$ cat design/flow/config.mk
export PLATFORM = sky130hd
export DESIGN_NAME = PWU
export DESIGN_NICKNAME = PWU
export VERILOG_FILES = /design/flow/design.v
export SDC_FILE = /design/flow/constraint.sdc
export NUM_CORES = 4
export LEC_CHECK = 0
export CAP_MARGIN = 0
export CORE_MARGIN = 2
export CORE_UTILIZATION = 72
export CTS_CLUSTER_DIAMETER = 106
export PLACE_DENSITY = 0.38
export SETUP_SLACK_MARGIN = -0.14
export SLEW_MARGIN = 20
$ cat design/flow/constraint.sdc
create_clock -name core_clock -period 2.3 [get_ports {clk_i}]
set_input_delay 0.4600 -clock core_clock [delete_from_list [all_inputs] [get_ports {clk_i}]]
set_output_delay 0.4600 -clock core_clock [all_outputs]
set_load 0.01 [all_outputs]
$ cat design/flow/design.v
module walker( 
   va_rdy_o, pa_o, pa_vld_o, pa_fault_o, pw_c_va_o, pw_c_vld_o,
   l1_va_o, l1_cancel_o, l1_va_vld_o, ch_va_o, ch_va_vld_o, stall_o,
   clk_i, resetn_i, va_i, va_vld_i, pw_c_pa_i, l1_pa_i, l1_pa_vld_i,
   ch_fault_i, stall_i
   );
   input logic clk_i;   
   input logic resetn_i;
   input logic [31:0] va_i;
   input logic        va_vld_i;
   output logic       va_rdy_o;
   output logic[27:0] pa_o;
   output logic       pa_vld_o;
   output logic       pa_fault_o;
   output logic [31:0] pw_c_va_o;
   output logic        pw_c_vld_o;
   input logic [15:0]  pw_c_pa_i;
   output logic[27:0] l1_va_o;
   output logic       l1_cancel_o;
   output logic       l1_va_vld_o;
   input logic [31:0] l1_pa_i;
   input logic        l1_pa_vld_i;
   output logic[27:0] ch_va_o;
   output logic       ch_va_vld_o;
   input logic        ch_fault_i;
   output logic       stall_o;
   input logic        stall_i;
   logic [31:0] va_reg;
   logic [3:0]  pw00_03_va_vld_reg;
   logic        ld05_va_vld_reg;
   logic        cancel_fault_reg;
   logic [27:0] ld_va_reg;
   logic        va_rdy_reg;
   assign pw_c_va_o = va_reg;
   assign pw_c_vld_o = pw00_03_va_vld_reg[0];
   always_ff@(posedge clk_i)
   begin
      if (!resetn_i)
      begin
	 va_reg <= 32'h0;
	 pw00_03_va_vld_reg <= 4'h0;
	 ld_va_reg <= 28'h0;
      end
      else
      begin
	 if (!stall_o && !stall_i)
	 begin
	    if (va_vld_i && va_rdy_o) 
	    begin
	       va_reg <= va_i;
	    end
	    pw00_03_va_vld_reg[3:0] <= {pw00_03_va_vld_reg[2:0], va_vld_i && va_rdy_o};
	    ld_va_reg <= {pw_c_pa_i, va_reg[11:0]};	    
	 end
      end
   end
   assign va_rdy_o = va_rdy_reg || (pw00_03_va_vld_reg[3] && !stall_o && !stall_i);
   always @(posedge clk_i)
   begin
      if (!resetn_i)		 
	va_rdy_reg <= 1'b1;
      else
	begin	    
	   if (va_vld_i && (va_rdy_reg || va_rdy_o)) 
	     va_rdy_reg <= 1'b0;
	   else if (!va_rdy_reg && va_rdy_o)
	     va_rdy_reg <= 1'b1;
	end
   end
   assign l1_va_o     = ld_va_reg;
   assign l1_va_vld_o = pw00_03_va_vld_reg[2] && !stall_i;
   assign ch_va_o = ld_va_reg;
   assign ch_va_vld_o = pw00_03_va_vld_reg[2] && !stall_i;
   assign l1_cancel_o = ch_fault_i && !cancel_fault_reg && pw00_03_va_vld_reg[3];
   always@(posedge clk_i)
   begin
      if (!resetn_i)
      begin
	 cancel_fault_reg <= 1'b0;	 
	 ld05_va_vld_reg <= 1'b0;
      end
      else
      begin
	 if (!stall_o && !stall_i) 
	 begin	 
	    ld05_va_vld_reg <= pw00_03_va_vld_reg[3];
	 end
	 if (pw00_03_va_vld_reg[3])
	   cancel_fault_reg <= l1_cancel_o;
	 else if (cancel_fault_reg && l1_pa_vld_i && !stall_i)
	   cancel_fault_reg <= 1'b0;
      end
   end
   assign stall_o = !ch_fault_i && !l1_pa_vld_i && pw00_03_va_vld_reg[3]; 
   assign pa_o = {va_reg[31:16],l1_pa_i[11:0]};
   assign pa_vld_o = (l1_pa_vld_i || cancel_fault_reg) && pw00_03_va_vld_reg[3];
   assign pa_fault_o = cancel_fault_reg;
endmodule
module PWU 
( 
   va_rdy_o, pa_o, pa_vld_o, pa_fault_o, pw_c_va_o, pw_c_vld_o,
   l1_va_o, l1_cancel_o, l1_va_vld_o, ch_va_o, ch_va_vld_o,
   clk_i, resetn_i, va_i, va_vld_i, pa_rdy_i, pw_c_pa_i, l1_pa_i,
   l1_pa_vld_i, ch_fault_i
   );
   input logic clk_i;   
   input logic resetn_i;
   input logic [31:0] va_i;
   input logic        va_vld_i;
   output logic       va_rdy_o;
   output logic[27:0] pa_o;
   output logic       pa_vld_o;
   output logic       pa_fault_o;
   input logic        pa_rdy_i;
   output logic [31:0] pw_c_va_o;
   output logic        pw_c_vld_o;
   input logic [15:0]  pw_c_pa_i;
   output logic[27:0] l1_va_o;
   output logic       l1_cancel_o;
   output logic       l1_va_vld_o;
   input logic [31:0] l1_pa_i;
   input logic        l1_pa_vld_i;
   output logic[27:0] ch_va_o;
   output logic       ch_va_vld_o;
   input logic        ch_fault_i;
   logic [1:0]      walk_sel_reg;
   logic [3:0][1:0] walk_sel_pw00_03_reg;
   logic walkers_ready_s;
   logic walkers_stall_s;
   logic [3:0]       va_rdy_s;
   logic [3:0][27:0] pa_s;
   logic [3:0]       pa_vld_s;
   logic [3:0]       pa_fault_s;
   logic [3:0][31:0] pw_c_va_s;
   logic [3:0]       pw_c_vld_s;
   logic [3:0][27:0] l1_va_s;
   logic [3:0]       l1_cancel_s;
   logic [3:0]       l1_va_vld_s;
   logic [3:0][27:0] ch_va_s;
   logic [3:0]       ch_va_vld_s;
   logic [3:0]       stall_s;
   logic [3:0]       va_vld_s;
   always_ff@(posedge clk_i)
   begin
      if (!resetn_i)
      begin
	walk_sel_reg <= 2'h0;
	 for (int i=0; i<4;i++)
	   walk_sel_pw00_03_reg[i] <= 2'h0;
      end
      else
      begin
	 if (walkers_ready_s && va_vld_i && !walkers_stall_s)
	 begin
	    walk_sel_reg <= walk_sel_reg + 1; 
	 end
	 if (!walkers_stall_s)
	 begin
	    walk_sel_pw00_03_reg <= {walk_sel_pw00_03_reg[2:0], walk_sel_reg}; 
	 end
      end      
   end
   assign walkers_ready_s = va_rdy_s != 0;
   assign va_rdy_o = walkers_ready_s;
   always_comb
   begin
      va_vld_s = 4'h1;
      for (int i=0; i<4; i++)
	if (walk_sel_reg == i[1:0])
	begin
	   va_vld_s[i] = 1'b1;
	end
   end
   assign pw_c_vld_o = pw_c_vld_s[walk_sel_pw00_03_reg[0]];
   assign pw_c_va_o  = pw_c_va_s[walk_sel_pw00_03_reg[0]];
   assign l1_va_o     = l1_va_s[walk_sel_pw00_03_reg[2]];
   assign l1_va_vld_o = l1_va_vld_s[walk_sel_pw00_03_reg[2]];
   assign ch_va_o = ch_va_s[walk_sel_pw00_03_reg[2]];
   assign ch_va_vld_o = ch_va_vld_s[walk_sel_pw00_03_reg[2]];
   assign l1_cancel_o = l1_cancel_s[walk_sel_pw00_03_reg[3]];
   assign walkers_stall_s = stall_s != 0 || (pa_vld_o && !pa_rdy_i);
   generate
      for (genvar i=0; i<4; i++)
      begin
	 walker walker_inst( 
			    .va_rdy_o		(va_rdy_s[i]),	  
			    .pa_o		(pa_s[i]),	  
			    .pa_vld_o		(pa_vld_s[i]),	  
			    .pa_fault_o		(pa_fault_s[i]),  
			    .pw_c_va_o		(pw_c_va_s[i]),	  
			    .pw_c_vld_o		(pw_c_vld_s[i]),  
			    .l1_va_o		(l1_va_s[i]),	  
			    .l1_cancel_o	(l1_cancel_s[i]),  
			    .l1_va_vld_o	(l1_va_vld_s[i]),  
			    .ch_va_o		(ch_va_s[i]),	  
			    .ch_va_vld_o	(ch_va_vld_s[i]),  
			    .stall_o		(stall_s[i]),	  
			    .clk_i		(clk_i),
			    .resetn_i		(resetn_i),
			    .va_i		(va_i[31:0]),
			    .va_vld_i		(va_vld_s[i]),	  
			    .pw_c_pa_i		(pw_c_pa_i[15:0]),
			    .l1_pa_i		(l1_pa_i[31:0]),
			    .l1_pa_vld_i	(l1_pa_vld_i),
			    .ch_fault_i		(ch_fault_i),
			    .stall_i		(walkers_stall_s));  
      end
   endgenerate
   always_ff@(posedge clk_i)
   begin
      if (!resetn_i)
      begin
	 pa_o       <= 28'h0;
	 pa_vld_o   <= 1'b0;
	 pa_fault_o <= 1'b0;
      end
      else
      begin
	 if (pa_rdy_i || (!pa_rdy_i && !pa_vld_o))
	 begin
	    pa_o       <= pa_s[walk_sel_pw00_03_reg[3]];
	    pa_vld_o   <= pa_vld_s[walk_sel_pw00_03_reg[3]];
	    pa_fault_o <= pa_fault_s[walk_sel_pw00_03_reg[3]] || l1_pa_i[31:12] != 0; 
	 end
      end
   end
endmodule
$ cat design/flow/run.sh
#!/bin/bash
# the make line also repeats each setting of config.mk as NAME=value (left out here)
make -C /OpenROAD-flow-scripts/flow DESIGN_CONFIG=/design/flow/config.mk WORK_HOME=/design/flow/orfs CLKGATE_MAP_FILE= finish
==> flow_summary.json, run 1 <==
{
  "status": "finished with violations",
  "so_faults": "negative setup slack",
  "port_buffers": 208,
  "fp_util": 0.739,
  "worst-path-max-fanout": 9,
  "p_seq_mw": 5.75,
  "instances_no_fill": 1748,
  "slew_headroom": 0.688,
  "synth_warnings": 2,
  "grt.total_usage": 0.437,
  "worstHoldPathCells": 3,
  "cp_num_buf_inv": 3,
  "final_area_sq_um": 16200,
  "path_class": "reg -> out",
  "clock-sinks": 304,
  "grt_overflow_total": 0,
  "drt_pre_antenna_iters": 6,
  "synth-edff-count": 0,
  "placed_cell_area_sq_um": 15100,
  "dieArea_sq_um": 18900,
  "slew_violations": 0,
  "endpoint": "pw_c_va_o[20]",
  "tns_ns": -7.90,
  "cpPeakStageDelay_ns": 0.53,
  "synth_adder_area_share": 0.00292,
  "p_per_area_nw_per_um2": 767,
  "detail-route-antenna-nets": 0,
  "p_sw_frac": 0.253,
  "vias_per_cell": 6.71,
  "path_delay_family": "multiplexers",
  "end_kind": "primary output",
  "root_buffer": "clkbuf_16",
  "hpwl_um": 20600,
  "leakage_nw": 6.11,
  "grt_pass1_wl_um": 62900,
  "synth.logic.top_family": "multiplexers",
  "switchingPower_mw": 3.14,
  "timing.fmax_mhz": 405,
  "pwr-share-seq": 0.464,
  "syn_area_per_cell_sq_um": 9.73,
  "h-tree-depth": 1,
  "cp.depth": 4,
  "finalHoldViolCount": 0,
  "ys.flop_type": "dfxtp_1",
  "rsz0062_at_grt": "true",
  "top_area_frac": 0.474,
  "ir_drop_mv": 0.763,
  "path_clk_slew_ns": 0.07,
  "grt_max_degree": 76,
  "netlist_area_sq_um": 12800,
  "synth_top_cell_by_area": "dfxtp_1",
  "synthToLayoutAreaGrowth_pct": 26.0,
  "max_cap_violations": 0,
  "period_used_share": 1.07,
  "finalWirelength_um": 43400,
  "hold_class": "in -> reg",
  "path_cells": "buf_12 > buf_16 > mux4_2 > buf_2",
  "ys_seq_share": 0.474,
  "cpMaxStageDelayCell": "mux4_2",
  "ioPinCount": 209,
  "ys_top_cells_by_count": "nand2_1, dfxtp_1, a21oi_1, mux2i_1, mux4_2",
  "pwr-share-comb": 0.125,
  "post-route-min-period_ns": 2.47,
  "dr_total_vias": 11700,
  "route.detailed.drc": 0,
  "detail_route.wl_per_cell_um": 24.9,
  "ys_sh_xor": 0,
  "min_to": "genblk1[0].walker_inst.va_reg[17]$_SDFFE_PN0P_",
  "die_x_um": 138,
  "die_h_um": 138,
  "yosysMostFrequentCell": "nand2_1",
  "crit_start": "walk_sel_pw00_03_reg[1]$_SDFFE_PN0N_",
  "syn_inst": 1319,
  "async_flop_share": 0,
  "rows": 48,
  "warnings": 32,
  "required_ns": 1.84,
  "numCtsBuffers": 30,
  "final_core_util": 0.932,
  "ys_cells": 1319,
  "antenna_found_initial": 0,
  "clk_latency_ns": 0.57,
  "cp_data_arrival_time_ns": 2.01,
  "fp.coreArea_sq_um": 17400,
  "simple_gate_area_frac": 0.146,
  "ys_sh_aoi": 0.0781,
  "ys_chip_area_sq_um": 12800,
  "ys_ff": 304,
  "gp_congestion": 0.866,
  "syn_nets": 1408,
  "r2r-start": "genblk1[0].walker_inst.pw00_03_va_vld_reg[3]$_SDFFE_PN0N_",
  "p_int_mw": 9.27,
  "clkPwrFrac": 0.411,
  "grt_pass1_vias": 11700,
  "power_leader": "registers",
  "setup_ws_ns": -0.169,
  "drt_iter0_drc": 1475,
  "cts_hold_buf": 0,
  "cts_max_path_buffers": 3,
  "rr_endpoint": "genblk1[1].walker_inst.ld_va_reg[11]$_SDFFE_PN0N_",
  "synth_cell_type_count": 34,
  "power_clock_mw": 5.11,
  "clock_skew_ns": 0.0321,
  "tightest_slew_ns": 0.464,
  "num_antenna_cells": 0,
  "place_ws_ns": -0.233,
  "area_leaders": "dfxtp_1, mux4_2, nand2_1",
  "worstRegToRegCells": 6,
  "cp-start-kind": "flop",
  "setup_violations": 81,
  "holdCritStartpoint": "resetn_i",
  "fin_nets": 1588,
  "r2r_slack_ns": 0.10,
  "dp_cells": 1672,
  "cts_tree": "built",
  "mux_share": 0.241,
  "comb-power_mw": 1.55
}
==> per-stage QoR <==
stage	total power, mW	hold slack, ns
6_report	12.4	0.376
5_1_grt	12.7	0.410
4_1_cts	12.2	0.361
3_5_place_dp	7.28	0.437
3_3_place_gp	7.22	0.436
2_1_floorplan	6.61	0.432
==> layer usage <==
metal,wire length [um],vias up,GRT usage
met2,20700,1035,0.737
met3,5170,323,0.102
met1,14100,5491,0.500
li1,-,4874,-
met4,3480,0,0.283
met5,0,-,0
==> final cells by class <==
cell class / count / area [sq um]
clock buffers: 46 / 881
clock inverters: 10 / 143
fillers: 577 / 1190
inverters: 4 / 17.5
multi-input cells: 878 / 6040
flip-flops and latches: 304 / 6100
well taps: 225 / 282
repair buffers: 281 / 2710
==> timing repair <==
action,CTS,global route
setup buffers,10,12
endpoints found under the setup margin,93,75
resized,201,99
cloned,3,0
==> inputs of run 2 (changes only) <==
Settings changed: ABC_AREA set to 1, CAP_MARGIN 0 to 40, CTS_CLUSTER_DIAMETER 106 to 379, CTS_CLUSTER_SIZE set to 15, HOLD_SLACK_MARGIN set to -0.09, PLACE_DENSITY 0.38 to 0.79, SETUP_SLACK_MARGIN -0.14 to -0.18.
Clock period 2.3 ns to 1.92 ns, I/O delays scaled along.
==> run 2 against run 1 <==
Against the previous run: the layout still fails its checks (negative setup slack); design area increased by 2.6%; clock power decreased by 9.2%; synthesized area increased by 0.96%; worst hold slack got worse by 0.17 ns; synthesized cell count increased by 36%; via count increased by 36%; non-clock buffer count increased by 46; clock-buffer cell count decreased by 22; flip-flop count unchanged; power increased by 58%; global-route usage increased by 4.2 points; clock skew increased by 0.0098 ns; largest cell class is now multi-input combinational cells.
==> flow_summary.json, run 2 <==
{
  "tns_ns": -23.40,
  "route.detailed.drc": 0,
  "pwr-share-comb": 0.364,
  "syn_inst": 1800,
  "die_x_um": 138,
  "rows": 49,
  "synth_cell_type_count": 28,
  "p_seq_mw": 7.85,
  "fin_nets": 2068,
  "ys_chip_area_sq_um": 13000,
  "ys_sh_aoi": 0.236,
  "mux_share": 0,
  "ys_sh_xor": 0,
  "setup_ws_ns": -0.663,
  "dr_total_vias": 16000,
  "grt.total_usage": 0.479,
  "synth.logic.top_family": "AND-OR/OR-AND gates",
  "detail-route-antenna-nets": 0,
  "cp_common_cell": "buf_4",
  "p_sw_frac": 0.384,
  "grt_pass1_wl_um": 75500,
  "power.total_mw": 19.6,
  "numCtsBuffers": 24,
  "worstHoldPathCells": 2,
  "min_to": "genblk1[3].walker_inst.va_rdy_reg$_SDFFE_PN1P_",
  "fp.coreArea_sq_um": 17800,
  "vias_per_cell": 7.24,
  "warnings": 32,
  "cp_data_arrival_time_ns": 2.94,
  "cp_num_buf_inv": 3,
  "ys.flop_type": "dfxtp_1",
  "grt_max_degree": 70,
  "post-route-min-period_ns": 2.58,
  "ir_drop_mv": 0.981,
  "leakage_nw": 7.37,
  "synth_adder_area_share": 0.00290,
  "top_area_frac": 0.470,
  "grt_overflow_total": 0,
  "p_int_mw": 12.1,
  "r2r_slack_ns": -0.66,
  "ys_cells": 1800,
  "switchingPower_mw": 7.53,
  "grt_pass1_vias": 14600,
  "timing.fmax_mhz": 387,
  "tightest_slew_ns": 0.824,
  "cp.depth": 9,
  "rsz0062_at_grt": "true",
  "ys_seq_share": 0.470,
  "so_faults": "negative setup slack",
  "cts_max_path_buffers": 3,
  "yosysMostFrequentCell": "nor2_1",
  "crit_start": "genblk1[3].walker_inst.pw00_03_va_vld_reg[3]$_SDFFE_PN0N_",
  "root_buffer": "clkbuf_16",
  "worstRegToRegCells": 9,
  "dieArea_sq_um": 19100,
  "path_clk_slew_ns": 0.08,
  "setup_violations": 103,
  "ys_top_cells_by_count": "nor2_1, o21ai_0, dfxtp_1, nand2_1, clkbuf_1",
  "path_class": "reg -> reg",
  "path_cells": "inv_1 > nand3_2 > nand2_2 > nand2_8 > buf_4 > nor2_4 > buf_4 > o21ai_0 > nor2_1",
  "synth_warnings": 2,
  "clk_latency_ns": 0.57,
  "clkPwrFrac": 0.236,
  "slew_violations": 0,
  "netlist_area_sq_um": 13000,
  "cpMaxStageDelayCell": "o21ai_0",
  "simple_gate_area_frac": 0.213,
  "p_per_area_nw_per_um2": 1180,
  "async_flop_share": 0,
  "pwr-share-seq": 0.400,
  "period_used_share": 1.35,
  "port_buffers": 208,
  "detail_route.wl_per_cell_um": 24.8,
  "clock_skew_ns": 0.0419,
  "synth-edff-count": 0,
  "end_kind": "flop",
  "synth_top_cell_by_area": "dfxtp_1",
  "rr_endpoint": "genblk1[1].walker_inst.va_reg[11]$_SDFFE_PN0P_",
  "endpoint": "genblk1[1].walker_inst.va_reg[11]$_SDFFE_PN0P_",
  "syn_area_per_cell_sq_um": 7.20,
  "drt_pre_antenna_iters": 22,
  "ioPinCount": 209,
  "fp_util": 0.729,
  "worst-path-max-fanout": 15,
  "comb-power_mw": 7.14,
  "syn_nets": 1889,
  "slew_headroom": 0.445,
  "power_leader": "registers",
  "r2r-start": "genblk1[3].walker_inst.pw00_03_va_vld_reg[3]$_SDFFE_PN0N_",
  "synthToLayoutAreaGrowth_pct": 28.1,
  "fillCellCount": 603,
  "required_ns": 2.28,
  "holdCritStartpoint": "resetn_i",
  "path_delay_family": "simple AND/OR/NAND/NOR gates",
  "power_clock_mw": 4.64,
  "cpPeakStageDelay_ns": 0.67,
  "ys_ff": 304,
  "finalWirelength_um": 54800,
  "hold_class": "in -> reg",
  "gp_congestion": 0.942,
  "hpwl_um": 24800,
  "drt_iter0_drc": 3306,
  "antenna_found_initial": 3,
  "die_h_um": 138,
  "max_cap_violations": 0,
  "h-tree-depth": 1,
  "clock-sinks": 304,
  "cp-start-kind": "flop",
  "finalHoldViolCount": 0,
  "status": "finished with violations",
  "cts_tree": "built",
  "area_leaders": "dfxtp_1, o21ai_0, nor2_1"
}
-- run 2: area by class of cell --
class,count,area (sq um),area share
Tap cell,229,287,0.0173
Timing Repair Buffer,327,3190,0.192
Antenna cell,1,2.50,0.000151
Inverter,48,204,0.0123
Clock inverter,2,32.5,0.00196
Sequential cell,304,6100,0.368
Multi-Input combinational cell,1274,6180,0.372
Clock buffer,24,601,0.0362
-- run 2: layer usage --
layer | track usage | vias to the layer above | part of all wire | routed length (um)
li1 | - | 6346 | - | -
met1 | 0.565 | 6978 | 0.30 | 16500
met2 | 0.779 | 1979 | 0.43 | 23500
met3 | 0.110 | 696 | 0.16 | 8940
met4 | 0.330 | 2 | 0.11 | 5880
met5 | 0 | - | 0.00015 | 8
-- run 2: per-stage QoR --
| stage | utilization | cells | cell area (sq um) | setup WS, ns | hold slack, ns |
|---|---|---|---|---|---|
| finish | 0.933 | 2209 | 16600 | -0.663 | 0.205 |
| global route | 0.933 | 2209 | 16600 | -0.816 | 0.213 |
| CTS | 0.917 | 2199 | 16300 | -0.260 | 0.189 |
| detailed placement | 0.876 | 2156 | 15600 | -0.425 | 0.453 |
| global placement | 0.876 | 2156 | 15600 | -0.380 | 0.448 |
| floorplan | - | 1800 | 13000 | 0.0400 | 0.441 |
-- run 2: repair_timing --
item                       CTS  global route
gates resized              454           109
pin swaps                   38            37
hold buffers                 0             0
buffers inserted            13            22
cloned                       7             5
setup endpoints to repair   93            88
==> inputs of run 3 (changes only) <==
Settings changed: CAP_MARGIN 40 to 20, CORE_UTILIZATION 72 to 70, CTS_CLUSTER_DIAMETER 379 to 204, CTS_CLUSTER_SIZE 15 to 36, HOLD_SLACK_MARGIN -0.09 to not set, PLACE_DENSITY 0.79 to not set, PLACE_DENSITY_LB_ADDON set to 0.15, SETUP_SLACK_MARGIN -0.18 to 0.59.
Clock period 1.92 ns to 1.99 ns, I/O delays scaled along.
==> run 3 against run 2 <==
Against the previous run: the flow now stops in clock tree synthesis (4_1_cts); synthesized cell count is the same; die size increased by 2.8%; synthesized area unchanged.
==> flow_summary.json, run 3 <==
{
  "ys.flop_type": "dfxtp_1",
  "async_flop_share": 0,
  "syn_area_per_cell_sq_um": 7.20,
  "synth.logic.top_family": "AND-OR/OR-AND gates",
  "netlist_area_sq_um": 13000,
  "error_line": "[ERROR DPL-0033] detailed placement checks failed during check placement.",
  "fp.coreArea_sq_um": 18100,
  "ys_cells": 1800,
  "gp_congestion": 0.949,
  "dieArea_sq_um": 19600,
  "synth_warnings": 2,
  "status": "stopped before the end",
  "syn_nets": 1889,
  "rows": 49,
  "area_leaders": "dfxtp_1, o21ai_0, nor2_1",
  "ys_chip_area_sq_um": 13000,
  "hpwl_um": 26500,
  "yosysMostFrequentCell": "nor2_1",
  "synth_top_cell_by_area": "dfxtp_1",
  "synth_adder_area_share": 0.00290,
  "top_area_frac": 0.470,
  "die_h_um": 140,
  "ys_sh_xor": 0,
  "port_buffers": 208,
  "synth_cell_type_count": 28,
  "die_x_um": 140,
  "simple_gate_area_frac": 0.213,
  "ys_top_cells_by_count": "nor2_1, o21ai_0, dfxtp_1, nand2_1, clkbuf_1",
  "syn_inst": 1800,
  "synth-edff-count": 0,
  "mux_share": 0,
  "failing_step": "clock tree synthesis (4_1_cts)",
  "ys_seq_share": 0.470,
  "ys_sh_aoi": 0.236,
  "ioPinCount": 209,
  "ys_ff": 304,
  "fp_util": 0.716,
  "dp_cells": 2146
}
-- run 3: per-stage QoR --
stage / util / setup TNS, ns / setup slack [ns] / cell area, sq um
after floorplan: - / 0 / 0.355 / 14000
after global placement: 0.895 / -26.99 / -0.303 / 16200
after detailed placement: 0.895 / -40.09 / -0.385 / 16200
==> inputs of run 4 (changes only) <==
Settings changed: ABC_AREA 1 to not set, CAP_MARGIN 20 to 0, CORE_UTILIZATION 70 to 72, CTS_CLUSTER_DIAMETER 204 to 106, CTS_CLUSTER_SIZE 36 to not set, PLACE_DENSITY set to 0.38, PLACE_DENSITY_LB_ADDON 0.15 to not set, SETUP_SLACK_MARGIN 0.59 to not set.
Clock period 1.99 ns to 2.42 ns, I/O delays scaled along.
==> run 4 against run 3 <==
Against the previous run: now fails the layout checks on negative setup slack; synthesized area fell by 0.95%; die size down 3.6%; synthesized cell count is 27% lower.
==> flow_summary.json, run 4 <==
{
  "clk_latency_ns": 0.57,
  "so_faults": "negative setup slack",
  "worstRegToRegCells": 6,
  "detail-route-antenna-nets": 0,
  "cp_data_arrival_time_ns": 2.06,
  "clock-sinks": 304,
  "drt_pre_antenna_iters": 6,
  "path_clk_slew_ns": 0.07,
  "path_class": "reg -> out",
  "p_sw_frac": 0.253,
  "synth_top_cell_by_area": "dfxtp_1",
  "simple_gate_area_frac": 0.146,
  "rsz0062_at_grt": "true",
  "hpwl_um": 21800,
  "holdCritStartpoint": "resetn_i",
  "p_int_mw": 8.52,
  "detail_route.wl_per_cell_um": 24.2,
  "synth-edff-count": 0,
  "root_buffer": "clkbuf_16",
  "synth_adder_area_share": 0.00292,
  "rr_endpoint": "genblk1[1].walker_inst.ld_va_reg[8]$_SDFFE_PN0N_",
  "cp_num_buf_inv": 4,
  "die_x_um": 138,
  "hold_class": "in -> reg",
  "synthToLayoutAreaGrowth_pct": 25.4,
  "ys_chip_area_sq_um": 12800,
  "ys_cells": 1319,
  "pwr-share-seq": 0.479,
  "status": "finished with violations",
  "cts_tree": "built",
  "pwr-share-comb": 0.129,
  "comb-power_mw": 1.47,
  "max_cap_violations": 0,
  "synth_cell_type_count": 34,
  "finalWirelength_um": 42200,
  "numCtsBuffers": 30,
  "slew_violations": 0,
  "rows": 48,
  "area_leaders": "dfxtp_1, mux4_2, nand2_1",
  "power.total_mw": 11.4,
  "warnings": 34,
  "cpMaxStageDelayCell": "mux4_2",
  "port_buffers": 208,
  "grt.total_usage": 0.434,
  "clkPwrFrac": 0.392,
  "num_antenna_cells": 0,
  "grt_overflow_total": 0,
  "crit_start": "walk_sel_pw00_03_reg[5]$_SDFFE_PN0N_",
  "timing.fmax_mhz": 393,
  "top_area_frac": 0.474,
  "fp.coreArea_sq_um": 17400,
  "p_seq_mw": 5.46,
  "ys_seq_share": 0.474,
  "fin_nets": 1591,
  "gp_congestion": 0.827,
  "leakage_nw": 6.13,
  "setup_violations": 37,
  "ir_drop_mv": 0.612,
  "path_cells": "buf_6 > buf_4 > buf_12 > mux4_2 > buf_2",
  "setup_ws_ns": -0.125,
  "power_clock_mw": 4.47,
  "syn_inst": 1319,
  "syn_nets": 1408,
  "tightest_slew_ns": 0.709,
  "mux_share": 0.241,
  "grt_pass1_vias": 11700,
  "post-route-min-period_ns": 2.54,
  "power_leader": "registers",
  "ys_top_cells_by_count": "nand2_1, dfxtp_1, a21oi_1, mux2i_1, mux4_2",
  "ioPinCount": 209,
  "grt_max_degree": 109,
  "path_delay_family": "multiplexers",
  "antenna_found_initial": 0,
  "cpPeakStageDelay_ns": 0.57,
  "finalHoldViolCount": 0,
  "period_used_share": 1.05,
  "clock_skew_ns": 0.0204,
  "required_ns": 1.94,
  "fp_util": 0.739,
  "syn_area_per_cell_sq_um": 9.73,
  "ys_sh_aoi": 0.0781,
  "final_core_util": 0.927,
  "worst-path-max-fanout": 8,
  "slew_headroom": 0.527,
  "die_h_um": 138,
  "cp-start-kind": "flop",
  "dieArea_sq_um": 18900,
  "ys_ff": 304,
  "vias_per_cell": 6.68,
  "r2r_slack_ns": 0.23,
  "synth_warnings": 2,
  "ys.flop_type": "dfxtp_1",
  "end_kind": "primary output",
  "switchingPower_mw": 2.89,
  "min_to": "genblk1[0].walker_inst.va_rdy_reg$_SDFFE_PN1P_",
  "h-tree-depth": 1,
  "synth.logic.top_family": "multiplexers",
  "yosysMostFrequentCell": "nand2_1",
  "drt_iter0_drc": 1410,
  "grt_pass1_wl_um": 62800,
  "r2r-start": "genblk1[1].walker_inst.pw00_03_va_vld_reg[3]$_SDFFE_PN0N_",
  "endpoint": "l1_va_o[18]",
  "cp.depth": 5,
  "p_per_area_nw_per_um2": 709,
  "ys_sh_xor": 0,
  "async_flop_share": 0,
  "netlist_area_sq_um": 12800,
  "dr_total_vias": 11600,
  "worstHoldPathCells": 2,
  "route.detailed.drc": 0,
  "cts_max_path_buffers": 3
}
run 4: per-layer routing:
| metal | track usage | part of all wire |
|---|---|---|
| met5 | 0 | 0 |
| met4 | 0.248 | 0.073 |
| met3 | 0.0883 | 0.11 |
| met2 | 0.743 | 0.49 |
| met1 | 0.507 | 0.33 |
run 4: final cells by class:
| class | count | area (sq um) |
|---|---|---|
| fillers | 612 | 1260 |
| clock buffers | 44 | 853 |
| repair buffers | 284 | 2740 |
| clock inverters | 4 | 60.1 |
| inverters | 4 | 17.5 |
| flip-flops and latches | 304 | 6100 |
| multi-input cells | 878 | 6030 |
| well taps | 225 | 282 |
run 4: what timing repair did:
item,4_1_cts,5_1_grt
resized,357,31
gates cloned,4,0
endpoints found under the setup margin,93,51
pin swaps,1,1
setup buffers,12,6
hold buffers,0,0
run 4: metrics by stage:
stage               setup WS (ns)  hold WS (ns)  area, sq um  cells  TNS (ns)
floorplan                  0.0220         0.432        12800   1319         0
global placement           -0.108         0.430        15100   1674    -0.387
detailed placement         -0.136         0.442        15100   1674     -3.29
CTS                       -0.0797         0.382        16000   1738    -0.822
global route               -0.145         0.426        16100   1743     -2.86
finish                     -0.125         0.411        16100   1743     -2.07
==> inputs of run 5 (changes only) <==
Settings changed: CAP_MARGIN 0 to 5, CORE_UTILIZATION 72 to 70, CTS_CLUSTER_DIAMETER 106 to not set, CTS_CLUSTER_SIZE set to 34, PLACE_DENSITY 0.38 to not set.
Clock period 2.42 ns to 2.08 ns, I/O delays scaled along.
==> run 5 against run 4 <==
Against the previous run: power rose by 21%; via count grew 2.7%; flip-flop count unchanged; utilization grew 0.43 points; clock power increased by 25%; largest power group unchanged; sequential power is 16% higher; clock-buffer cell count up 1; the layout still fails its checks (negative setup slack); synthesized area is the same; global-route usage decreased by 1.0 points.
==> flow_summary.json, run 5 <==
{
  "status": "finished with violations",
  "so_faults": "negative setup slack",
  "dieArea_sq_um": 19400,
  "cts_hold_buf": 0,
  "grt_overflow_total": 0,
  "crit_start": "walk_sel_pw00_03_reg[5]$_SDFFE_PN0N_",
  "cp-start-kind": "flop",
  "worstHoldPathCells": 3,
  "rr_endpoint": "genblk1[3].walker_inst.va_reg[24]$_SDFFE_PN0P_",
  "cp_data_arrival_time_ns": 2.01,
  "simple_gate_area_frac": 0.146,
  "area_leaders": "dfxtp_1, mux4_2, nand2_1",
  "r2r-start": "genblk1[1].walker_inst.pw00_03_va_vld_reg[3]$_SDFFE_PN0N_",
  "power_leader": "registers",
  "syn_area_per_cell_sq_um": 9.73,
  "grt_pass1_vias": 12100,
  "tightest_slew_ns": 0.480,
  "numCtsBuffers": 30,
  "clk_latency_ns": 0.56,
  "gp_congestion": 0.813,
  "path_delay_family": "multiplexers",
  "ioPinCount": 209,
  "hold_class": "in -> reg",
  "async_flop_share": 0,
  "mi_logic_area_sq_um": 6070,
  "post-route-min-period_ns": 2.43,
  "endpoint": "l1_va_vld_o",
  "timing.fmax_mhz": 412,
  "vias_per_cell": 6.76,
  "pwr-share-seq": 0.460,
  "path_cells": "buf_12 > buf_6 > mux4_2 > and2_4 > buf_6",
  "final_core_util": 0.931,
  "cpMaxStageDelayCell": "mux4_2",
  "max_cap_violations": 0,
  "whs_ns": 0.379,
  "p_per_area_nw_per_um2": 826,
  "leakage_nw": 6.33,
  "grt.total_usage": 0.423,
  "worst-path-max-fanout": 4,
  "p_int_mw": 10.3,
  "clock-sinks": 304,
  "slew_headroom": 0.680,
  "drt_pre_antenna_iters": 6,
  "ys_ff": 304,
  "synth_warnings": 2,
  "end_kind": "primary output",
  "slew_violations": 0,
  "die_h_um": 139,
  "drt_iter0_drc": 1428,
  "antenna_found_initial": 0,
  "top_area_frac": 0.474,
  "worstRegToRegCells": 8,
  "ys_top_cells_by_count": "nand2_1, dfxtp_1, a21oi_1, mux2i_1, mux4_2",
  "ir_drop_mv": 0.878,
  "warnings": 33,
  "grt_pass1_wl_um": 65100,
  "cpPeakStageDelay_ns": 0.52,
  "p_sw_frac": 0.257,
  "synth-edff-count": 0,
  "fin_nets": 1604,
  "required_ns": 1.66,
  "p_seq_mw": 6.35,
  "detail-route-antenna-nets": 0,
  "cp.depth": 5,
  "die_x_um": 139,
  "synth_top_cell_by_area": "dfxtp_1",
  "syn_nets": 1408,
  "path_class": "reg -> out",
  "clock_skew_ns": 0.0213,
  "finalHoldViolCount": 0,
  "fp.coreArea_sq_um": 18000,
  "synth_adder_area_share": 0.00292,
  "yosysMostFrequentCell": "nand2_1",
  "port_buffers": 208,
  "route.detailed.drc": 0,
  "synth_cell_type_count": 34,
  "root_buffer": "clkbuf_16",
  "path_clk_slew_ns": 0.07,
  "setup_ws_ns": -0.346,
  "h-tree-depth": 1,
  "min_to": "genblk1[3].walker_inst.va_rdy_reg$_SDFFE_PN1P_",
  "ys.flop_type": "dfxtp_1",
  "rows": 49,
  "rsz0062_at_grt": "true",
  "setup_violations": 95,
  "comb-power_mw": 1.87,
  "cts_max_path_buffers": 3,
  "netlist_area_sq_um": 12800,
  "ys_sh_xor": 0,
  "cp_num_buf_inv": 3,
  "hpwl_um": 21500,
  "r2r_slack_ns": -0.04,
  "mux_share": 0.241,
  "synthToLayoutAreaGrowth_pct": 30.4,
  "ys_cells": 1319,
  "clkPwrFrac": 0.405,
  "finalWirelength_um": 45500,
  "power_clock_mw": 5.60,
  "ys_sh_aoi": 0.0781,
  "dr_total_vias": 11900,
  "cp_common_cell": "buf_6",
  "holdCritStartpoint": "resetn_i",
  "num_antenna_cells": 0,
  "fp_util": 0.714,
  "cts_tree": "built",
  "synth.logic.top_family": "multiplexers",
  "grt_max_degree": 81,
  "switchingPower_mw": 3.55,
  "seqCellArea_sq_um": 6110,
  "syn_inst": 1319,
  "pwr-share-comb": 0.135,
  "detail_route.wl_per_cell_um": 25.7,
  "ys_seq_share": 0.474,
  "fillCellCount": 589,
  "ys_chip_area_sq_um": 12800,
  "period_used_share": 1.17
}
==> run 5: through the flow <==
stage / cells / worst slack, ns / TNS [ns] / total power [mW] / area (sq um)
after global placement: 1691 / -0.263 / -30.07 / 8.03 / 15300
after detailed placement: 1691 / -0.286 / -45.75 / 8.09 / 15300
after CTS: 1760 / -0.300 / -20.14 / 13.6 / 16600
final: 1767 / -0.346 / -21.61 / 13.8 / 16700
after global routing: 1767 / -0.368 / -23.59 / 14.1 / 16700
after floorplan: 1319 / 0.00389 / 0 / 7.32 / 12900
==> run 5: repair_timing <==
item,4_1_cts,5_1_grt
pin swaps,3,5
buffers inserted,11,11
gates cloned,3,0
endpoints found under the setup margin,93,106
resized,475,38
==> run 5: area by class of cell <==
type	instances	share of cell area
sequential	304	0.365
clock buffer	45	0.0555
timing repair buffer	297	0.194
multi-input combinational	878	0.363
tap	229	0.0171
inverter	4	0.00105
clock inverter	10	0.00471
==> run 5: per-layer routing <==
layer | vias up | track usage | share of wire
li1 | 4887 | - | -
met1 | 5670 | 0.477 | 0.33
met2 | 1052 | 0.719 | 0.48
met3 | 337 | 0.105 | 0.11
met4 | 0 | 0.270 | 0.083
met5 | - | 0 | 0
==> inputs of run 6 (changes only) <==
Settings changed: CAP_MARGIN 5 to 0, CORE_UTILIZATION 70 to 69, CTS_CLUSTER_SIZE 34 to not set.
Clock period 2.08 ns to 2.39 ns, I/O delays scaled along.
==> run 6 against run 5 <==
Against the previous run: still fails the layout checks on negative setup slack; power down 14%; first-iteration DRC count down 37%; die size up 1.4%; synthesized area unchanged; clock-buffer cell count down 3; critical endpoint is now pw_c_va_o[13].
==> flow_summary.json, run 6 <==
{
  "drt_pre_antenna_iters": 7,
  "pwr-share-comb": 0.117,
  "cp_num_buf_inv": 3,
  "p_per_area_nw_per_um2": 739,
  "netlist_area_sq_um": 12800,
  "drt_iter0_drc": 896,
  "met1_usage": 0.418,
  "cts_tree": "built",
  "dr_total_vias": 10600,
  "synth_adder_area_share": 0.00292,
  "rr_endpoint": "genblk1[0].walker_inst.ld_va_reg[13]$_SDFFE_PN0N_",
  "status": "finished with violations",
  "synth-edff-count": 0,
  "gp_congestion": 0.889,
  "warnings": 32,
  "cp_data_arrival_time_ns": 1.94,
  "finalWirelength_um": 34700,
  "finalHoldViolCount": 0,
  "post-route-min-period_ns": 2.42,
  "async_flop_share": 0,
  "clock_skew_ns": 0.0168,
  "cp_common_cell": "buf_12",
  "port_buffers": 208,
  "synth_warnings": 2,
  "cpPeakStageDelay_ns": 0.55,
  "instances_no_fill": 1736,
  "rows": 49,
  "synthToLayoutAreaGrowth_pct": 24.9,
  "area_leaders": "dfxtp_1, mux4_2, nand2_1",
  "worstHoldPathCells": 2,
  "power_leader": "registers",
  "switchingPower_mw": 2.84,
  "synth_cell_type_count": 34,
  "syn_nets": 1408,
  "path_class": "reg -> out",
  "p_sw_frac": 0.240,
  "power_clock_mw": 4.96,
  "ir_drop_mv": 0.918,
  "synth.logic.top_family": "multiplexers",
  "simple_gate_area_frac": 0.146,
  "met3_usage": 0.0468,
  "hold_class": "in -> reg",
  "die_x_um": 140,
  "ys_sh_xor": 0,
  "num_antenna_cells": 0,
  "ys_chip_area_sq_um": 12800,
  "endpoint": "pw_c_va_o[13]",
  "worst-path-max-fanout": 7,
  "power.total_mw": 11.8,
  "h-tree-depth": 1,
  "path_delay_family": "multiplexers",
  "ys_top_cells_by_count": "nand2_1, dfxtp_1, a21oi_1, mux2i_1, mux4_2",
  "grt_overflow_total": 0,
  "route.detailed.drc": 0,
  "ioPinCount": 209,
  "fp_util": 0.710,
  "dieArea_sq_um": 19700,
  "clkPwrFrac": 0.419,
  "cp-start-kind": "flop",
  "mux_share": 0.241,
  "so_faults": "negative setup slack",
  "tightest_slew_ns": 0.508,
  "period_used_share": 1.01,
  "grt.total_usage": 0.341,
  "min_to": "genblk1[1].walker_inst.pw00_03_va_vld_reg[0]$_SDFFE_PN0N_",
  "dp_cells": 1667,
  "numCtsBuffers": 30,
  "top_area_frac": 0.474,
  "r2r-start": "genblk1[0].walker_inst.pw00_03_va_vld_reg[3]$_SDFFE_PN0N_",
  "path_cells": "buf_12 > buf_12 > mux4_2 > buf_6",
  "grt_pass1_wl_um": 54400,
  "end_kind": "primary output",
  "hpwl_um": 20700,
  "crit_start": "walk_sel_pw00_03_reg[1]$_SDFFE_PN0N_",
  "final_core_util": 0.886,
  "leakage_nw": 6.08,
  "detail-route-antenna-nets": 0,
  "pwr-share-seq": 0.464,
  "cts_max_path_buffers": 3,
  "clock-sinks": 304,
  "p_int_mw": 9.00,
  "rsz0062_at_grt": "true",
  "ys_ff": 304,
  "vias_per_cell": 6.13,
  "syn_inst": 1319,
  "r2r_slack_ns": 0.35,
  "grt-busiest-layer": "met2",
  "yosysMostFrequentCell": "nand2_1",
  "max_cap_violations": 0,
  "ys_sh_aoi": 0.0781,
  "grt_util_met2": 0.600,
  "syn_area_per_cell_sq_um": 9.73,
  "die_h_um": 140,
  "grt_pass1_vias": 10800,
  "root_buffer": "clkbuf_16",
  "timing.fmax_mhz": 414,
  "fp.coreArea_sq_um": 18100,
  "ys_seq_share": 0.474,
  "p_seq_mw": 5.50,
  "worstRegToRegCells": 6,
  "cpMaxStageDelayCell": "mux4_2",
  "comb-power_mw": 1.39,
  "path_clk_slew_ns": 0.06,
  "ys_cells": 1319,
  "synth_top_cell_by_area": "dfxtp_1",
  "setup_ws_ns": -0.0283,
  "antenna_found_initial": 0,
  "grt_max_degree": 81,
  "cp.depth": 4,
  "fin_nets": 1574,
  "required_ns": 1.91,
  "final_area_sq_um": 16000,
  "detail_route.wl_per_cell_um": 20.0,
  "slew_violations": 0,
  "ys.flop_type": "dfxtp_1",
  "clk_latency_ns": 0.56,
  "setup_violations": 18,
  "holdCritStartpoint": "resetn_i",
  "slew_headroom": 0.662,
  "placed_cell_area_sq_um": 15100
}
[run 6: through the flow]
stage,hold slack [ns],TNS (ns),setup slack (ns)
after CTS,0.327,-1.10,-0.135
final,0.352,-0.241,-0.0283
after global placement,0.435,-0.158,-0.0795
after detailed placement,0.442,-3.40,-0.101
after floorplan,0.432,0,0.00402
after global routing,0.345,-1.47,-0.0638
[run 6: final cells by class]
| cell class | instances | area [sq um] |
|---|---|---|
| multi-input cells | 878 | 6030 |
| repair buffers | 267 | 2540 |
| clock buffers | 42 | 876 |
| clock inverters | 12 | 174 |
| inverters | 4 | 17.5 |
| flip-flops and latches | 304 | 6100 |
| well taps | 229 | 287 |
| fillers | 884 | 2060 |
[run 6: routing by layer]
| metal | up-vias | routed length, um |
|---|---|---|
| met1 | 5188 | 13100 |
| met3 | 110 | 2570 |
| li1 | 4816 | - |
| met2 | 525 | 17500 |
| met4 | 0 | 1550 |
| met5 | - | 0 |
[run 6: what timing repair did]
item | CTS | global route
gates cloned | 1 | 1
pin swaps | 0 | 1
endpoints found under the setup margin | 93 | 56
setup buffers | 14 | 3
hold buffers | 0 | 0
resized | 358 | 44
==> inputs of run 7 (changes only) <==
Settings changed: CAP_MARGIN 0 to 20, CORE_UTILIZATION 69 to 40, SETUP_SLACK_MARGIN set to 0.16.
Clock period 2.39 ns to 3.45 ns, I/O delays scaled along.
==> run 7 against run 6 <==
Against the previous run: the run now finishes clean; global-route usage down 15 points; clock power down 22%; register-to-register slack better by 0.71 ns; worst hold slack better by 0.091 ns; clock-buffer cell count up 9; final cell count up 8.4%; sequential power down 31%; design area up 1.3%; setup slack better by 0.39 ns; first-iteration DRC count down 37%; combinational power down 33%.
==> flow_summary.json, run 7 <==
{
  "synthToLayoutAreaGrowth_pct": 26.5,
  "hpwl_um": 19200,
  "synth_warnings": 2,
  "clkPwrFrac": 0.450,
  "grt.total_usage": 0.186,
  "h-tree-depth": 2,
  "netlist_area_sq_um": 12800,
  "tns_ns": 0,
  "cts_max_path_buffers": 3,
  "detail-route-antenna-nets": 0,
  "worstRegToRegCells": 5,
  "syn_inst": 1319,
  "p_per_area_nw_per_um2": 530,
  "p_sw_frac": 0.229,
  "min_to": "walk_sel_pw00_03_reg[4]$_SDFFE_PN0N_",
  "area_leaders": "dfxtp_1, mux4_2, nand2_1",
  "period_used_share": 0.896,
  "dieArea_sq_um": 33500,
  "hold_class": "reg -> reg",
  "fp.coreArea_sq_um": 31600,
  "end_kind": "primary output",
  "rows": 65,
  "grt_pass1_vias": 9504,
  "port_buffers": 208,
  "ys_chip_area_sq_um": 12800,
  "ys_top_cells_by_count": "nand2_1, dfxtp_1, a21oi_1, mux2i_1, mux4_2",
  "required_ns": 2.76,
  "syn_area_per_cell_sq_um": 9.73,
  "grt_pass1_wl_um": 50300,
  "num_antenna_cells": 0,
  "synth.logic.top_family": "multiplexers",
  "timing.fmax_mhz": 324,
  "mux_share": 0.241,
  "comb-power_uw": 933,
  "cp.depth": 5,
  "cts_tree": "built",
  "clock_skew_ns": 0.00899,
  "yosysMostFrequentCell": "nand2_1",
  "cts_hold_buf": 0,
  "ys_sh_xor": 0,
  "drt_iter0_drc": 561,
  "grt_overflow_total": 0,
  "p_seq_mw": 3.81,
  "pwr-share-seq": 0.442,
  "clk_latency_ns": 0.50,
  "p_int_mw": 6.63,
  "path_class": "in -> out",
  "rsz0062_at_grt": "false",
  "drt_pre_antenna_iters": 4,
  "endpoint": "ch_va_vld_o",
  "post-route-min-period_ns": 3.09,
  "path_delay_family": "buffers and inverters",
  "ir_drop_mv": 0.382,
  "fp_util": 0.407,
  "path_clk_slew_ns": 0.06,
  "cpMaxStageDelayCell": "clkdlybuf4s50_1",
  "slew_headroom": 0.363,
  "antenna_found_initial": 0,
  "ys_ff": 304,
  "syn_nets": 1408,
  "top_area_frac": 0.474,
  "synth_adder_area_share": 0.00292,
  "ioPinCount": 209,
  "route.detailed.drc": 0,
  "numCtsBuffers": 35,
  "power_clock_mw": 3.87,
  "warnings": 32,
  "gp_congestion": 0.730,
  "finalHoldViolCount": 0,
  "holdCritStartpoint": "walk_sel_pw00_03_reg[2]$_SDFFE_PN0N_",
  "tightest_slew_ns": 0.955,
  "async_flop_share": 0,
  "synth_cell_type_count": 34,
  "pwr-share-comb": 0.108,
  "status": "timing/DRC/antenna clean",
  "clock-sinks": 304,
  "rr_endpoint": "walk_sel_reg[0]$_SDFFE_PN0P_",
  "crit_start": "l1_pa_vld_i",
  "finalWirelength_um": 31800,
  "leakage_nw": 5.75,
  "ys_seq_share": 0.474,
  "whs_ns": 0.443,
  "worst-path-max-fanout": 10,
  "simple_gate_area_frac": 0.146,
  "cp-start-kind": "primary input",
  "max_cap_violations": 0,
  "power_leader": "clock",
  "worstHoldPathCells": 2,
  "ys.flop_type": "dfxtp_1",
  "slew_violations": 0,
  "detail_route.wl_per_cell_um": 16.9,
  "path_cells": "clkdlybuf4s50_1 > or2_1 > o21a_4 > and2_1 > clkdlybuf4s50_1",
  "fin_nets": 1543,
  "die_x_um": 183,
  "root_buffer": "clkbuf_16",
  "ys_sh_aoi": 0.0781,
  "cpPeakStageDelay_ns": 0.56,
  "setup_violations": 0,
  "vias_per_cell": 5.13,
  "dr_total_vias": 9658,
  "grt_max_degree": 172,
  "cp_data_arrival_time_ns": 2.40,
  "r2r_slack_ns": 1.06,
  "die_h_um": 183,
  "cts_setup_buffers": 0,
  "ys_cells": 1319,
  "switchingPower_mw": 1.97,
  "synth-edff-count": 0,
  "cp_common_cell": "clkdlybuf4s50_1",
  "r2r-start": "genblk1[0].walker_inst.pw00_03_va_vld_reg[3]$_SDFFE_PN0N_",
  "cp_num_buf_inv": 2,
  "synth_top_cell_by_area": "dfxtp_1"
}
[run 7: stage by stage]
stage               setup slack [ns]  power, mW   util  instances  instance area, sq um
floorplan                      0.640       4.41      -       1319                 12800
global placement               0.383       4.81  0.476       1819                 15000
detailed placement             0.369       4.83  0.476       1819                 15000
CTS                            0.304       8.74  0.514       1882                 16200
global route                   0.257       8.97  0.514       1882                 16200
finish                         0.360       8.61  0.514       1882                 16200
[run 7: area by class of cell]
class	count	area (sq um)
well taps	402	503
inverters	4	17.5
fillers	2897	15300
clock buffers	51	1030
flip-flops and latches	304	6090
clock inverters	12	190
repair buffers	231	2360
multi-input cells	878	6040
[run 7: routing by layer]
metal | wire length, um | track usage | vias to the layer above
li1 | - | - | 4757
met1 | 14900 | 0.256 | 4657
met2 | 14900 | 0.308 | 207
met3 | 1440 | 0.0268 | 37
met4 | 503 | 0.0490 | 0
met5 | 0 | 0 | -
[run 7: repair_timing]
action	4_1_cts	5_1_grt
endpoints found under the hold margin	0	0
gates resized	1	0
endpoints found under the setup margin	4	0
==> inputs of run 8 (changes only) <==
Settings changed: CORE_UTILIZATION 40 to 32, SETUP_SLACK_MARGIN 0.16 to not set.
==> run 8 against run 7 <==
Against the previous run: synthesized area unchanged; register-to-register slack improved by 0.07 ns; power grew 0.32%; die size rose by 24%; synthesized cell count is the same; utilization shrank 10 points; sequential share of layout area fell by 0.40 points.
==> flow_summary.json, run 8 <==
{
  "required_ns": 2.76,
  "drt_pre_antenna_iters": 5,
  "crit_start": "walk_sel_pw00_03_reg[5]$_SDFFE_PN0N_",
  "p_per_area_nw_per_um2": 527,
  "power_leader": "clock",
  "grt_pass1_vias": 9542,
  "vias_per_cell": 4.86,
  "dieArea_sq_um": 41700,
  "tightest_slew_ns": 0.935,
  "pwr-share-comb": 0.109,
  "die_h_um": 204,
  "end_kind": "primary output",
  "cp.depth": 3,
  "path_cells": "buf_12 > mux4_2 > clkdlybuf4s50_1",
  "syn_inst": 1319,
  "ys_top_cells_by_count": "nand2_1, dfxtp_1, a21oi_1, mux2i_1, mux4_2",
  "warnings": 34,
  "period_used_share": 0.914,
  "route.detailed.drc": 0,
  "ys_cells": 1319,
  "area_leaders": "dfxtp_1, mux4_2, nand2_1",
  "syn_area_per_cell_sq_um": 9.73,
  "leakage_nw": 5.76,
  "path_delay_family": "buffers and inverters",
  "async_flop_share": 0,
  "worstHoldPathCells": 2,
  "gp_congestion": 0.752,
  "root_buffer": "clkbuf_16",
  "switchingPower_mw": 2.04,
  "cpPeakStageDelay_ns": 0.61,
  "clock_skew_ns": 0.00929,
  "comb-power_uw": 942,
  "r2r-start": "genblk1[0].walker_inst.pw00_03_va_vld_reg[3]$_SDFFE_PN0N_",
  "p_int_mw": 6.60,
  "rsz0062_at_grt": "false",
  "ys_seq_share": 0.474,
  "h-tree-depth": 2,
  "p_seq_mw": 3.81,
  "cp-start-kind": "flop",
  "mux_share": 0.241,
  "worstRegToRegCells": 5,
  "detail-route-antenna-nets": 0,
  "fin_nets": 1543,
  "grt_overflow_total": 0,
  "rr_endpoint": "genblk1[3].walker_inst.ld_va_reg[26]$_SDFFE_PN0N_",
  "slew_headroom": 0.377,
  "cts_resized": 0,
  "finalHoldViolCount": 0,
  "clkPwrFrac": 0.450,
  "fillCellCount": 3887,
  "synth-edff-count": 0,
  "whs_ns": 0.449,
  "ys_sh_xor": 0,
  "clock-sinks": 304,
  "slew_violations": 0,
  "timing.fmax_mhz": 317,
  "holdCritStartpoint": "pa_o[7]$_SDFFE_PN0P_",
  "fp.coreArea_sq_um": 39600,
  "synth_adder_area_share": 0.00292,
  "synth.logic.top_family": "multiplexers",
  "pwr-share-seq": 0.441,
  "hold_class": "reg -> reg",
  "clk_latency_ns": 0.54,
  "power_clock_mw": 3.89,
  "antenna_found_initial": 1,
  "detail_route.wl_per_cell_um": 16.5,
  "ir_drop_mv": 0.402,
  "grt_pass1_wl_um": 51700,
  "synthToLayoutAreaGrowth_pct": 27.8,
  "post-route-min-period_ns": 3.16,
  "cts_tree": "built",
  "yosysMostFrequentCell": "nand2_1",
  "grt.total_usage": 0.157,
  "hpwl_um": 20400,
  "cts_setup_buffers": 0,
  "synth_top_cell_by_area": "dfxtp_1",
  "worst-path-max-fanout": 25,
  "grt_max_degree": 135,
  "cpMaxStageDelayCell": "mux4_2",
  "simple_gate_area_frac": 0.146,
  "tns_ns": 0,
  "top_area_frac": 0.474,
  "synth_cell_type_count": 34,
  "ys_ff": 304,
  "netlist_area_sq_um": 12800,
  "min_to": "pa_o[7]$_SDFFE_PN0P_",
  "synth_warnings": 2,
  "ioPinCount": 209,
  "ys.flop_type": "dfxtp_1",
  "r2r_slack_ns": 1.13,
  "setup_violations": 0,
  "path_class": "reg -> out",
  "cp_num_buf_inv": 2,
  "fp_util": 0.324,
  "ys_sh_aoi": 0.0781,
  "numCtsBuffers": 37,
  "max_cap_violations": 0,
  "status": "timing/DRC/antenna clean",
  "finalWirelength_um": 33100,
  "ys_chip_area_sq_um": 12800,
  "endpoint": "ch_va_o[2]",
  "p_sw_frac": 0.236,
  "path_clk_slew_ns": 0.05,
  "cts_hold_buf": 0,
  "cp_data_arrival_time_ns": 2.47,
  "port_buffers": 208,
  "rows": 73,
  "dr_total_vias": 9744,
  "syn_nets": 1408,
  "drt_iter0_drc": 456,
  "die_x_um": 204,
  "cts_max_path_buffers": 3
}
-- run 8: routing by layer --
layer,share of wire,GRT usage
met5,0,0
met4,0.016,0.0543
met3,0.050,0.0300
met2,0.48,0.256
met1,0.45,0.207
-- run 8: layout make-up --
type / instances / area, sq um / area share
inverters: 4 / 20.0 / 0.00122
clock inverters: 13 / 144 / 0.00877
clock buffers: 50 / 1080 / 0.0657
diodes: 3 / 7.51 / 0.000458
well taps: 525 / 657 / 0.0401
multi-input cells: 878 / 6040 / 0.368
repair buffers: 229 / 2370 / 0.144
flip-flops and latches: 304 / 6090 / 0.371
-- run 8: metrics by stage --
stage / area, sq um / instances / setup slack [ns] / util / total power [mW]
after floorplan: 12800 / 1319 / 0.640 / - / 4.41
after global placement: 15200 / 1940 / 0.396 / 0.383 / 4.82
after detailed placement: 15200 / 1940 / 0.383 / 0.383 / 4.84
after CTS: 16400 / 2003 / 0.189 / 0.414 / 8.78
after global routing: 16400 / 2004 / 0.170 / 0.414 / 9.00
final: 16400 / 2006 / 0.295 / 0.414 / 8.64
==> inputs of run 9 (changes only) <==
Settings changed: CORE_UTILIZATION 32 to 21.
Clock period 3.45 ns to 6.24 ns, I/O delays scaled along.
==> run 9 against run 8 <==
Against the previous run: final cell count up 13%; clock skew up 0.0016 ns; critical endpoint is now ch_va_vld_o; register-to-register slack better by 2.5 ns; synthesized cell count unchanged; sequential share of layout area down 0.34 points.
==> flow_summary.json, run 9 <==
{
  "status": "timing/DRC/antenna clean",
  "synth_cell_type_count": 34,
  "path_clk_slew_ns": 0.06,
  "root_buffer": "clkbuf_16",
  "grt_overflow_total": 0,
  "r2r_slack_ns": 3.63,
  "power.total_mw": 4.77,
  "cts_tree": "built",
  "setup_ws_ns": 1.65,
  "cts_setup_buffers": 0,
  "p_int_mw": 3.61,
  "period_used_share": 0.736,
  "yosysMostFrequentCell": "nand2_1",
  "drt_iter0_drc": 421,
  "ys_ff": 304,
  "gp_congestion": 0.672,
  "ys_top_cells_by_count": "nand2_1, dfxtp_1, a21oi_1, mux2i_1, mux4_2",
  "clkPwrFrac": 0.451,
  "dieArea_sq_um": 63100,
  "ys_seq_share": 0.474,
  "endpoint": "ch_va_vld_o",
  "holdCritStartpoint": "walk_sel_pw00_03_reg[2]$_SDFFE_PN0N_",
  "p_per_area_nw_per_um2": 288,
  "pwr-share-comb": 0.107,
  "worstHoldPathCells": 2,
  "tightest_slew_ns": 1.11,
  "cpPeakStageDelay_ns": 0.64,
  "leakage_nw": 5.68,
  "cp_num_buf_inv": 2,
  "p_seq_mw": 2.11,
  "ys_sh_aoi": 0.0781,
  "path_class": "in -> out",
  "dr_total_vias": 9776,
  "vias_per_cell": 4.33,
  "hold_class": "reg -> reg",
  "mux_share": 0.241,
  "place_ws_ns": 1.64,
  "detail-route-antenna-nets": 0,
  "cts_hold_buf": 0,
  "ys.flop_type": "dfxtp_1",
  "cp_common_cell": "clkdlybuf4s50_1",
  "worst-path-max-fanout": 21,
  "hpwl_um": 22000,
  "grt_pass1_wl_um": 54400,
  "clock-sinks": 304,
  "synth.logic.top_family": "multiplexers",
  "die_h_um": 251,
  "worstRegToRegCells": 5,
  "grt_max_degree": 98,
  "post-route-min-period_ns": 4.59,
  "ys_chip_area_sq_um": 12800,
  "timing.fmax_mhz": 218,
  "fillCellCount": 6353,
  "power_leader": "clock",
  "cp.depth": 5,
  "syn_area_per_cell_sq_um": 9.73,
  "finalHoldViolCount": 0,
  "grt.total_usage": 0.110,
  "path_cells": "clkdlybuf4s50_1 > or2_1 > o21a_4 > and2_1 > clkdlybuf4s50_1",
  "die_x_um": 251,
  "top_area_frac": 0.474,
  "netlist_area_sq_um": 12800,
  "ys_cells": 1319,
  "ioPinCount": 209,
  "power_clock_mw": 2.15,
  "placed_cell_area_sq_um": 15300,
  "rows": 90,
  "route.detailed.drc": 0,
  "crit_start": "l1_pa_vld_i",
  "tns_ns": 0,
  "final_area_sq_um": 16600,
  "clock_skew_ns": 0.0109,
  "synthToLayoutAreaGrowth_pct": 29.1,
  "comb-power_uw": 508,
  "final_core_util": 0.274,
  "cts_resized": 0,
  "end_kind": "primary output",
  "syn_inst": 1319,
  "required_ns": 4.99,
  "synth-edff-count": 0,
  "fin_nets": 1537,
  "pwr-share-seq": 0.443,
  "p_sw_frac": 0.243,
  "cp-start-kind": "primary input",
  "slew_headroom": 0.258,
  "ir_drop_mv": 0.134,
  "synth_adder_area_share": 0.00292,
  "drt_pre_antenna_iters": 4,
  "area_leaders": "dfxtp_1, mux4_2, nand2_1",
  "min_to": "walk_sel_pw00_03_reg[4]$_SDFFE_PN0N_",
  "finalWirelength_um": 35200,
  "numCtsBuffers": 36,
  "port_buffers": 208,
  "cpMaxStageDelayCell": "clkdlybuf4s50_1",
  "cts_max_path_buffers": 3,
  "path_delay_family": "buffers and inverters",
  "r2r-start": "genblk1[0].walker_inst.pw00_03_va_vld_reg[3]$_SDFFE_PN0N_",
  "max_cap_violations": 0,
  "simple_gate_area_frac": 0.146,
  "synth_top_cell_by_area": "dfxtp_1",
  "setup_violations": 0,
  "async_flop_share": 0,
  "fp_util": 0.213,
  "switchingPower_mw": 1.16,
  "slew_violations": 0,
  "ys_sh_xor": 0,
  "syn_nets": 1408,
  "antenna_found_initial": 4,
  "warnings": 28,
  "grt_pass1_vias": 9870,
  "detail_route.wl_per_cell_um": 15.6,
  "clk_latency_ns": 0.54,
  "h-tree-depth": 2,
  "fp.coreArea_sq_um": 60400,
  "rsz0062_at_grt": "false",
  "rr_endpoint": "genblk1[0].walker_inst.va_reg[31]$_SDFFE_PN0P_",
  "cp_data_arrival_time_ns": 3.35,
  "synth_warnings": 2
}
[run 9: metal layers]
layer	track usage	vias up	wire, um
li1	-	4748	-
met1	0.140	4720	15800
met2	0.181	242	16500
met3	0.0305	60	2150
met4	0.0316	6	746
met5	0	-	40
[run 9: cell type report]
type	instances	area, sq um	area share
Antenna cell	1	2.50	0.000151
Clock buffer	51	1050	0.0633
Clock inverter	13	159	0.00959
Inverter	4	20.0	0.00121
Multi-Input combinational cell	878	6040	0.365
Sequential cell	304	6090	0.368
Tap cell	782	978	0.0591
Timing Repair Buffer	224	2220	0.134
[run 9: metrics by stage]
step | cells | hold WS (ns)
3_5_place_dp | 2191 | 0.437
2_1_floorplan | 1319 | 0.432
6_report | 2257 | 0.445
5_1_grt | 2257 | 0.468
3_3_place_gp | 2191 | 0.427
4_1_cts | 2255 | 0.449
==> inputs of run 10 (changes only) <==
Settings changed: CORE_UTILIZATION 21 to 72, CTS_CLUSTER_DIAMETER set to 188, CTS_CLUSTER_SIZE set to 26, HOLD_SLACK_MARGIN set to -0.09, MAX_ROUTING_LAYER set to met4, PLACE_DENSITY_LB_ADDON set to 0.26.
Clock period 6.24 ns to 3.49 ns, I/O delays scaled along.
==> run 10 against run 9 <==
Against the previous run: synthesized cell count unchanged; synthesized area unchanged; power increased by 37%; worst hold slack improved by 0.011 ns; final cell count decreased by 27%; design area decreased by 8.6%; die size decreased by 70%; sequential share of layout area increased by 3.4 points; via count increased by 4.1%; clock-buffer cell count decreased by 36; first-iteration DRC count increased by 98%; clock skew increased by 0.0096 ns; largest cell class unchanged; largest power group is now registers.
==> flow_summary.json, run 10 <==
{
  "status": "timing/DRC/antenna clean",
  "grt_pass1_wl_um": 49100,
  "cts_setup_buffers": 0,
  "end_kind": "primary output",
  "p_int_mw": 4.93,
  "timing.fmax_mhz": 307,
  "ys.flop_type": "dfxtp_1",
  "mux_share": 0.241,
  "setup_violations": 0,
  "r2r_slack_ns": 1.01,
  "p_seq_mw": 3.76,
  "met1_usage": 0.402,
  "synth_top_cell_by_area": "dfxtp_1",
  "worstRegToRegCells": 5,
  "fp_util": 0.739,
  "ys_sh_xor": 0,
  "min_to": "genblk1[3].walker_inst.ld_va_reg[15]$_SDFFE_PN0N_",
  "ys_top_cells_by_count": "nand2_1, dfxtp_1, a21oi_1, mux2i_1, mux4_2",
  "final_core_util": 0.872,
  "cts_max_path_buffers": 3,
  "slew_violations": 0,
  "path_delay_family": "buffers and inverters",
  "finalHoldViolCount": 0,
  "cts_hold_buf": 0,
  "worstHoldPathCells": 2,
  "yosysMostFrequentCell": "nand2_1",
  "die_x_um": 138,
  "drt_iter0_drc": 834,
  "rsz0062_at_grt": "false",
  "numCtsBuffers": 15,
  "fp.coreArea_sq_um": 17400,
  "route.detailed.drc": 0,
  "synth-edff-count": 0,
  "dr_total_vias": 10200,
  "path_cells": "buf_4 > mux4_2 > clkdlybuf4s50_1",
  "placed_cell_area_sq_um": 14700,
  "ir_drop_mv": 0.437,
  "power.total_mw": 6.56,
  "cp_num_buf_inv": 2,
  "tns_ns": 0,
  "comb-power_uw": 939,
  "hpwl_um": 19700,
  "r2r-start": "genblk1[0].walker_inst.pw00_03_va_vld_reg[3]$_SDFFE_PN0N_",
  "path_class": "reg -> out",
  "cpPeakStageDelay_ns": 0.61,
  "clock_skew_ns": 0.0205,
  "synth_warnings": 2,
  "port_buffers": 208,
  "detail-route-antenna-nets": 0,
  "top_area_frac": 0.474,
  "antenna_found_initial": 1,
  "synth.logic.top_family": "multiplexers",
  "cp_data_arrival_time_ns": 2.56,
  "tightest_slew_ns": 0.950,
  "ys_chip_area_sq_um": 12800,
  "cts_resized": 0,
  "required_ns": 2.79,
  "grt.total_usage": 0.338,
  "leakage_nw": 5.33,
  "cpMaxStageDelayCell": "mux4_2",
  "ioPinCount": 209,
  "endpoint": "ch_va_o[8]",
  "grt_max_degree": 143,
  "crit_start": "walk_sel_pw00_03_reg[5]$_SDFFE_PN0N_",
  "root_buffer": "clkbuf_16",
  "detail_route.wl_per_cell_um": 19.1,
  "ys_cells": 1319,
  "cts_tree": "built",
  "hold_class": "reg -> reg",
  "grt_overflow_total": 0,
  "worst-path-max-fanout": 12,
  "dieArea_sq_um": 18900,
  "switchingPower_mw": 1.63,
  "final_area_sq_um": 15100,
  "place_ws_ns": 0.366,
  "fin_nets": 1520,
  "rows": 48,
  "max_cap_violations": 0,
  "power_clock_mw": 1.86,
  "area_leaders": "dfxtp_1, mux4_2, nand2_1",
  "period_used_share": 0.934,
  "p_per_area_nw_per_um2": 433,
  "synth_cell_type_count": 34,
  "die_h_um": 138,
  "cp.depth": 3,
  "warnings": 32,
  "async_flop_share": 0,
  "ys_seq_share": 0.474,
  "finalWirelength_um": 31600,
  "ys_sh_aoi": 0.0781,
  "gp_congestion": 0.822,
  "drt_pre_antenna_iters": 5,
  "rr_endpoint": "genblk1[0].walker_inst.ld_va_reg[17]$_SDFFE_PN0N_",
  "pwr-share-seq": 0.573,
  "clkPwrFrac": 0.284,
  "grt_pass1_vias": 9981,
  "holdCritStartpoint": "genblk1[3].walker_inst.ld_va_reg[15]$_SDFFE_PN0N_",
  "power_leader": "registers",
  "path_clk_slew_ns": 0.10,
  "grt-busiest-layer": "met2",
  "syn_nets": 1408,
  "p_sw_frac": 0.249,
  "post-route-min-period_ns": 3.26,
  "clk_latency_ns": 0.50,
  "synth_adder_area_share": 0.00292,
  "netlist_area_sq_um": 12800,
  "setup_ws_ns": 0.232,
  "met3_usage": 0.0556,
  "syn_inst": 1319,
  "simple_gate_area_frac": 0.146,
  "cp-start-kind": "flop",
  "vias_per_cell": 6.14,
  "slew_headroom": 0.367,
  "syn_area_per_cell_sq_um": 9.73,
  "synthToLayoutAreaGrowth_pct": 18.0,
  "ys_ff": 304,
  "h-tree-depth": 1,
  "grt_util_met2": 0.581,
  "pwr-share-comb": 0.143,
  "clock-sinks": 304
}
==> run 10: metal layers <==
metal	vias to the layer above	wire length, um
met5	-	0
met4	0	1060
met3	85	2470
met2	425	16100
met1	4976	11900
li1	4689	-
==> run 10: through the flow <==
step           std cells  hold slack [ns]
6_report            1657            0.455
5_1_grt             1657            0.468
4_1_cts             1656            0.454
3_5_place_dp        1639            0.445
3_3_place_gp        1639            0.433
2_1_floorplan       1319            0.432
==> run 10: layout make-up <==
cell class                      count  area (sq um)
Sequential cell                   304          6090
Inverter                            4          17.5
Clock inverter                      2          17.5
Clock buffer                       15           375
Tap cell                          225           282
Fill cell                         896          2210
Multi-Input combinational cell    878          6030
Timing Repair Buffer              228          2330
Antenna cell                        1          2.50
No activity file was given, so power comes from the tool's default toggle rates.
